==> branch raven: inputs <==
// breakout
module breakout(
    input  clk,
    input  rst,
    input  rota,
    input  rotb,
    input  de,
    output red,
    output green,
    output blue,
    output hsync,
    output vsync
    );
clock: 40.0 ns
lec_check: 0
cap_margin: 20
cell_pad_in_sites_detail_placement: 2
cell_pad_in_sites_global_placement: 3
core_margin: 8
core_utilization: 40
min_routing_layer: met2
slew_margin: 20
run.sh (not shown) runs the stock make flow with config.mk's settings and CLKGATE_MAP_FILE=.
==> inputs of branch amber, as changes to branch raven <==
==> flow/config.mk (replaced) <==
export PLATFORM = sky130hd
export DESIGN_NAME = breakout
export DESIGN_NICKNAME = breakout
export VERILOG_FILES = /design/flow/design.v
export SDC_FILE = /design/flow/constraint.sdc
export NUM_CORES = 4
export LEC_CHECK = 0
export CAP_MARGIN = 20
export CORE_MARGIN = 2
export CORE_UTILIZATION = 68
export SLEW_MARGIN = 20
==> flow/constraint.sdc (replaced) <==
create_clock -name core_clock -period 12.7 [get_ports {clk}]
set_input_delay 2.5400 -clock core_clock [delete_from_list [all_inputs] [get_ports {clk}]]
set_output_delay 2.5400 -clock core_clock [all_outputs]
set_load 0.01 [all_outputs]
==> inputs of branch lagoon, as changes to branch raven <==
==> flow/config.mk (replaced) <==
export PLATFORM = sky130hd
export DESIGN_NAME = breakout
export DESIGN_NICKNAME = breakout
export VERILOG_FILES = /design/flow/design.v
export SDC_FILE = /design/flow/constraint.sdc
export NUM_CORES = 4
export LEC_CHECK = 0
export CAP_MARGIN = 20
export CORE_MARGIN = 2
export CORE_UTILIZATION = 38
export SLEW_MARGIN = 20
==> flow/constraint.sdc (replaced) <==
create_clock -name core_clock -period 13.3 [get_ports {clk}]
set_input_delay 2.6600 -clock core_clock [delete_from_list [all_inputs] [get_ports {clk}]]
set_output_delay 2.6600 -clock core_clock [all_outputs]
set_load 0.01 [all_outputs]
==> comparison <==
- The highest via count belongs to branch raven, the lowest to branch lagoon.
- Sequential share of layout area: branch amber > branch lagoon > branch raven.
- Utilization: branch amber > branch raven > branch lagoon.
- Clock power, highest first: branch amber, branch lagoon, branch raven.
- The highest wire length belongs to branch raven, the lowest to branch amber.
- Final cell count, lowest first: branch amber, branch raven, branch lagoon.
- Non-clock buffer count is the same in branch amber and branch lagoon.
- In area after synthesis, branch amber and branch lagoon do not differ.
==> figures <==
quantity                                                                 branch raven                branch lagoon                 branch amber
Share of the final layout cell area in multi-input gates                       0.5704                       0.5711                       0.5799
Final design instance area without fill                                   12160 sq um                  12140 sq um                  11960 sq um
Reg-to-Reg Start                                          game_inst.paddlePosition[2]  game_inst.paddlePosition[2]  game_inst.paddlePosition[4]
P_leak                                                                       4.442 nW                     4.396 nW                     4.411 nW
Final-layout clock-cell area share                                            0.04907                      0.04886                      0.05199
Floorplan Utilization                                                          0.4026                       0.3854                       0.6964
Number of cells on the critical path                                               19                           19                           17
Most utilized layer in the global route result                                   met3                         met2                         met2
Fin Hold WS                                                                 0.4827 ns                    0.4730 ns                    0.4592 ns
Critical path data arrival time                                               5.29 ns                      5.05 ns                      5.36 ns
First-pass iteration count of the detailed router                                   6                            7                            6
Result of the run                                                      finished clean               finished clean               finished clean
Power of the clock network                                                     179 uW                       519 uW                       552 uW
Area of the die                                                           33230 sq um                  30490 sq um                  17300 sq um
Total routing usage reported by global routing                                 0.3552                       0.1977                       0.3402
Footprint of the multi-input gates                                         6937 sq um                   6932 sq um                   6937 sq um
Number of cells after detailed placement                                         1639                         1669                         1501

---

==> v17 <==
breakout again, from the RTL that the note above started with.
==> flow/config.mk <==
export PLATFORM = sky130hd
export DESIGN_NAME = breakout
export DESIGN_NICKNAME = breakout
export VERILOG_FILES = /design/flow/design.v
export SDC_FILE = /design/flow/constraint.sdc
export NUM_CORES = 4
export LEC_CHECK = 0
export CAP_MARGIN = 20
export CELL_PAD_IN_SITES_GLOBAL_PLACEMENT = 0
export CORE_MARGIN = 2
export CORE_UTILIZATION = 69
export CTS_CLUSTER_SIZE = 90
export GPL_TIMING_DRIVEN = 1
export MIN_ROUTING_LAYER = met1
export PLACE_DENSITY = 0.49
export SLEW_MARGIN = 10
export TNS_END_PERCENT = 50
==> flow/constraint.sdc <==
create_clock -name core_clock -period 9.73 [get_ports {clk}]
set_input_delay 1.9460 -clock core_clock [delete_from_list [all_inputs] [get_ports {clk}]]
set_output_delay 1.9460 -clock core_clock [all_outputs]
set_load 0.01 [all_outputs]
==> v23: changes against v17 <==
Settings changed: ABC_AREA set to 1, CELL_PAD_IN_SITES_GLOBAL_PLACEMENT 0 to unset, CORE_UTILIZATION 69 to 72, CTS_CLUSTER_SIZE 90 to 10, GPL_TIMING_DRIVEN 1 to unset, MIN_ROUTING_LAYER met1 to unset, PLACE_DENSITY 0.49 to unset, SETUP_SLACK_MARGIN set to 1.62, SLEW_MARGIN 10 to 20, TNS_END_PERCENT 50 to unset.
==> flow/constraint.sdc (replaced) <==
create_clock -name core_clock -period 5.97 [get_ports {clk}]
set_input_delay 1.1940 -clock core_clock [delete_from_list [all_inputs] [get_ports {clk}]]
set_output_delay 1.1940 -clock core_clock [all_outputs]
set_load 0.01 [all_outputs]
==> v34: changes against v17 <==
Settings changed: CELL_PAD_IN_SITES_GLOBAL_PLACEMENT 0 to unset, CORE_UTILIZATION 69 to 24, CTS_CLUSTER_SIZE 90 to unset, GPL_TIMING_DRIVEN 1 to unset, MIN_ROUTING_LAYER met1 to unset, PLACE_DENSITY 0.49 to unset, SLEW_MARGIN 10 to 20, TNS_END_PERCENT 50 to unset.
==> flow/constraint.sdc (replaced) <==
create_clock -name core_clock -period 57.6 [get_ports {clk}]
set_input_delay 11.5200 -clock core_clock [delete_from_list [all_inputs] [get_ports {clk}]]
set_output_delay 11.5200 -clock core_clock [all_outputs]
set_load 0.01 [all_outputs]
==> v7: changes against v17 <==
Settings changed: CELL_PAD_IN_SITES_DETAIL_PLACEMENT set to 2, CELL_PAD_IN_SITES_GLOBAL_PLACEMENT 0 to unset, CORE_MARGIN 2 to 5, CORE_UTILIZATION 69 to 40, CTS_CLUSTER_SIZE 90 to unset, GPL_TIMING_DRIVEN 1 to unset, MIN_ROUTING_LAYER met1 to unset, PLACE_DENSITY 0.49 to unset, SLEW_MARGIN 10 to 20, TNS_END_PERCENT 50 to unset.
==> flow/constraint.sdc (replaced) <==
create_clock -name core_clock -period 40.0 [get_ports {clk}]
set_input_delay 8.0000 -clock core_clock [delete_from_list [all_inputs] [get_ports {clk}]]
set_output_delay 8.0000 -clock core_clock [all_outputs]
set_load 0.01 [all_outputs]
==> run summary <==
The layout was made with Yosys and OpenROAD.

Summed over all nets, wire length on met3 after detailed routing comes to around 2 mm. The post-placement cell area is between 10000 and 15000 µm². The flow ran to the end and the layout has no timing, DRC or antenna violations. Of the available clock period, the critical path in the final layout requires 0.338. Among the stages of the critical path, the cell type that occurs most often is a21oi_1. Of the total synthesized cell area, the portion taken by AND-OR and OR-AND cells is 0.215.
That was v7.
==> run summary <==
The layout was made with Yosys and OpenROAD.

The run finished with no timing, DRC or antenna violations. The routed length on met3 is roughly 3.1 mm. The post-synthesis share of cell area spent on and-or and or-and gates is 0.134. The timing report shows the most common cell along the critical path to be nand2_1. Once placement finished, the instance area stood at approximately 13000 µm².
That was v23.
==> run summary <==
The layout was made with Yosys and OpenROAD.

The run finished with no timing, DRC or antenna violations. The detailed router reports a met3 wire length of 1.98 mm. The final clock period utilization by the worst path is 0.721. The post-placement cell area is between 10000 and 15000 µm².

The cell seen most often among critical-path stages is a21oi_1.
That was v17.
==> run summary <==
The layout was made with Yosys and OpenROAD.

The run finished with no timing, DRC or antenna violations. Dividing the final minimum period by the clock period gives 0.290. The routed length on met3 is 1.54 mm. The post-placement cell area is 11800 µm².
That was v34.

---

==> inputs of lagoon <==
breakout again, from the RTL that the note above started with.
clock: 7.37 ns
lec_check: 0
abc_area: 1
cap_margin: 15
core_margin: 2
core_utilization: 72
cts_cluster_diameter: 202
cts_cluster_size: 70
gpl_routability_driven: 0
max_routing_layer: met4
place_density_lb_addon: 0.01
setup_slack_margin: 2.11
slew_margin: 20
==> raven (differences from lagoon) <==
TNS_END_PERCENT = 5   (was not set)
==> garnet (differences from lagoon) <==
CAP_MARGIN = 20   (was 15)
CORE_ASPECT_RATIO = 1.32   (was not set)
CTS_CLUSTER_DIAMETER = not set   (was 202)
CTS_CLUSTER_SIZE = 10   (was 70)
GPL_ROUTABILITY_DRIVEN = not set   (was 0)
MAX_ROUTING_LAYER = not set   (was met4)
PLACE_DENSITY = 0.36   (was not set)
PLACE_DENSITY_LB_ADDON = not set   (was 0.01)
SETUP_SLACK_MARGIN = 2.08   (was 2.11)
SLEW_MARGIN = 40   (was 20)
==> quartz (differences from lagoon) <==
ABC_AREA = 0   (was 1)
CAP_MARGIN = 20   (was 15)
CTS_CLUSTER_DIAMETER = 99   (was 202)
CTS_CLUSTER_SIZE = not set   (was 70)
GPL_TIMING_DRIVEN = 1   (was not set)
MAX_ROUTING_LAYER = not set   (was met4)
PLACE_DENSITY_LB_ADDON = 0.0   (was 0.01)
SETUP_SLACK_MARGIN = 2.19   (was 2.11)
SLEW_MARGIN = 10   (was 20)
==> notes <==
- In sequential cell count, raven and lagoon do not differ.
- Of garnet and lagoon, lagoon has the higher critical path depth (gap 3).
- In quartz the clock skew is lower than in garnet, by 0.0015 ns.
- In garnet the clock power is smaller than in lagoon, by about 4%.
- In sequential power, lagoon and raven hardly differ.
- Hold slack: quartz < raven < lagoon < garnet.
- Cell area, highest first: lagoon, garnet, raven, quartz.
- Against raven, the synthesized cell count of quartz is smaller by about 28%.
- Between quartz and lagoon, the lower cell count is in quartz (gap 27%, measured against lagoon).
- Of quartz and raven, raven has the higher routed wire length (gap 10%, measured against raven).
- Clock-buffer cell count is the same in quartz and raven.
==> figures <==
|  | lagoon | garnet | quartz | raven |
|---|---|---|---|---|
| Run status | complete, no violations | complete, no violations | complete, no violations | complete, no violations |
| Worst setup timing slack at the placement stage | 2.391 ns | 2.382 ns | 1.384 ns | 2.391 ns |
| Buffers & Inverters on Critical Path | 3 | 2 | 2 | 1 |
| Repair and plain buffers | 22 | 19 | 39 | 18 |
| Worst hold start | game_inst.counter[0]$_SDFF_PP0_ | game_inst.missTimer[0]$_SDFFE_PP0P_ | game_inst.counter[0]$_SDFF_PP0_ | game_inst.counter[0]$_SDFF_PP0_ |
| Number of detailed-routing iterations run before antenna repair | 9 | 6 | 8 | 7 |
| Number of fill cells | 1288 | 1334 | 998 | 1319 |
| Area of the mapped netlist | 12480 um2 | 12480 um2 | 11060 um2 | 12480 um2 |
| Reg2reg end | game_inst.brick_alive41$_SDFFE_PP1P_ | game_inst.brick_alive41$_SDFFE_PP1P_ | game_inst.ballX[9]$_SDFFE_PP0P_ | game_inst.brick_alive41$_SDFFE_PP1P_ |
| Final design instance area without fill | 13380 um2 | 13330 um2 | 12270 um2 | 13280 um2 |
| Cell repeated most along the worst path | sky130_fd_sc_hd__nand2_1 | - | sky130_fd_sc_hd__a21oi_1 | sky130_fd_sc_hd__nand2_1 |
| Number of vias per cell | 6.033 | 6.006 | 6.715 | 5.999 |
| Detailed Route WL | 33.21 mm | 34.43 mm | 29.73 mm | 33.08 mm |
| FF/Latch Area | 3736 um2 | 3734 um2 | 3750 um2 | 3729 um2 |
| Tool warnings | 37 | 40 | 39 | 38 |
| Flop+latch power | 1.01 mW | 1.02 mW | 1.01 mW | 1.01 mW |
| Number of placed instances, taps included | 2036 | 2040 | 1471 | 2036 |
| Slowest library cell on the worst path | sky130_fd_sc_hd__dfxtp_1 | sky130_fd_sc_hd__a21oi_2 | sky130_fd_sc_hd__dfxtp_4 | sky130_fd_sc_hd__clkdlybuf4s50_1 |
| Unique masters post-synth | 56 | 56 | 77 | 56 |
| Synthesis area per yosys | 12480 um2 | 12480 um2 | 11060 um2 | 12480 um2 |
| Power dissipated in the clock network | 1.01 mW | 0.970 mW | 0.974 mW | 1.01 mW |
| Pin count of the biggest net entering global routing | 80 | 80 | 95 | 80 |
| Wire length of the first global-routing pass | 55.06 mm | 56.49 mm | 47.75 mm | 55.06 mm |

---

==> 02-05 <==
Starting RTL as in the previous note.
## breakout
module breakout(
    input  clk,
    input  rst,
    input  rota,
    input  rotb,
    input  de,
    output red,
    output green,
    output blue,
    output hsync,
    output vsync
    );
==> flow/config.mk <==
export PLATFORM = sky130hd
export DESIGN_NAME = breakout
export DESIGN_NICKNAME = breakout
export VERILOG_FILES = /design/flow/design.v
export SDC_FILE = /design/flow/constraint.sdc
export NUM_CORES = 4
export LEC_CHECK = 0
export ABC_AREA = 0
export CAP_MARGIN = 20
export CORE_MARGIN = 2
export CORE_UTILIZATION = 31
export CTS_CLUSTER_DIAMETER = 400
export CTS_CLUSTER_SIZE = 93
export GPL_ROUTABILITY_DRIVEN = 1
export GPL_TIMING_DRIVEN = 1
export PLACE_DENSITY = 0.5
export SETUP_SLACK_MARGIN = 1.39
export SLEW_MARGIN = 25
export TNS_END_PERCENT = 15
==> flow/constraint.sdc <==
create_clock -name core_clock -period 18.1 [get_ports {clk}]
set_input_delay 3.6200 -clock core_clock [delete_from_list [all_inputs] [get_ports {clk}]]
set_output_delay 3.6200 -clock core_clock [all_outputs]
set_load 0.01 [all_outputs]
==> 08-09 (differences from 02-05) <==
ABC_AREA = 1   (was 0)
CORE_UTILIZATION = 72   (was 31)
CTS_CLUSTER_DIAMETER = unset   (was 400)
GPL_ROUTABILITY_DRIVEN = unset   (was 1)
GPL_TIMING_DRIVEN = unset   (was 1)
PLACE_DENSITY = unset   (was 0.5)
SETUP_SLACK_MARGIN = 1.79   (was 1.39)
SLEW_MARGIN = 20   (was 25)
TNS_END_PERCENT = unset   (was 15)
==> flow/constraint.sdc (replaced) <==
create_clock -name core_clock -period 5.97 [get_ports {clk}]
set_input_delay 1.1940 -clock core_clock [delete_from_list [all_inputs] [get_ports {clk}]]
set_output_delay 1.1940 -clock core_clock [all_outputs]
set_load 0.01 [all_outputs]
==> 11-02 (differences from 02-05) <==
CORE_MARGIN = 7   (was 2)
CORE_UTILIZATION = 57   (was 31)
CTS_CLUSTER_DIAMETER = 187   (was 400)
CTS_CLUSTER_SIZE = 83   (was 93)
PLACE_DENSITY = 0.39   (was 0.5)
TNS_END_PERCENT = 35   (was 15)
==> run summary <==
yosys + openroad results -> area of placed instances 11420 um^2, Worst path slowest cell nor4b_1, worst path cell trace ha_1 -> inv_1 -> fa_1 -> nor2_1 -> a21oi_1 -> nor2b_1 -> o21ai_0 -> o21ai_0 -> a21oi_1 -> xor2_1 -> ha_1 -> nand4_1 -> a21oi_1 -> a21oi_1 -> o211a_1 -> nor4_1 -> nor4b_1 -> nand4_1 -> clkdlybuf4s50_1, Post-CTS Resized 0, Hold WS around 0.47 ns, CP Capture Point green, sequential cell area approximately 3700 um^2, result of the run complete, no violations, sequential share of power 48.2%, Yosys Instances 1324, count leader, synth dfxtp_1, min setup slack post-route 9.471 ns
Source of the figures above: 11-02

==> run summary <==
yosys + openroad results -> min setup slack post-route 1.628 ns, area of placed instances roughly 13000 um^2, Yosys Instances 1843, worst path cell trace inv_1 -> o21ai_1 -> xor2_1 -> xnor2_2 -> ha_1 -> nand2_2 -> nor2_2 -> nand2_1 -> nand3_1 -> nand3_1 -> nand2_1 -> nand2_2 -> nand3_2 -> nand3_4 -> nor2_4 -> nand2_1 -> buf_2, count leader, synth nand2_1, sequential share of power between 40 and 50%, mapped cell area ~12000 um^2, Worst path slowest cell dfxtp_1, sequential cell area about 3800 um^2, result of the run complete, no violations, Synth area leader dfxtp_1
Source of the figures above: 08-09

==> run summary <==
yosys + openroad results -> Worst path slowest cell nor4b_1, result of the run complete, no violations, CP Capture Point blue, area of placed instances 11640 um^2, Hold WS 0.4638 ns, worst path cell trace ha_1 -> ha_1 -> a21oi_1 -> nor2b_1 -> o21ai_0 -> o21ai_0 -> a21oi_1 -> xor2_1 -> ha_1 -> nand4_1 -> a21oi_1 -> a21oi_1 -> o211a_1 -> nor4_1 -> nor4b_1 -> o21ai_0 -> clkdlybuf4s50_1, Yosys Instances 1324, count leader, synth dfxtp_1
Source of the figures above: 02-05

Power is estimated from default activity; no workload was simulated.
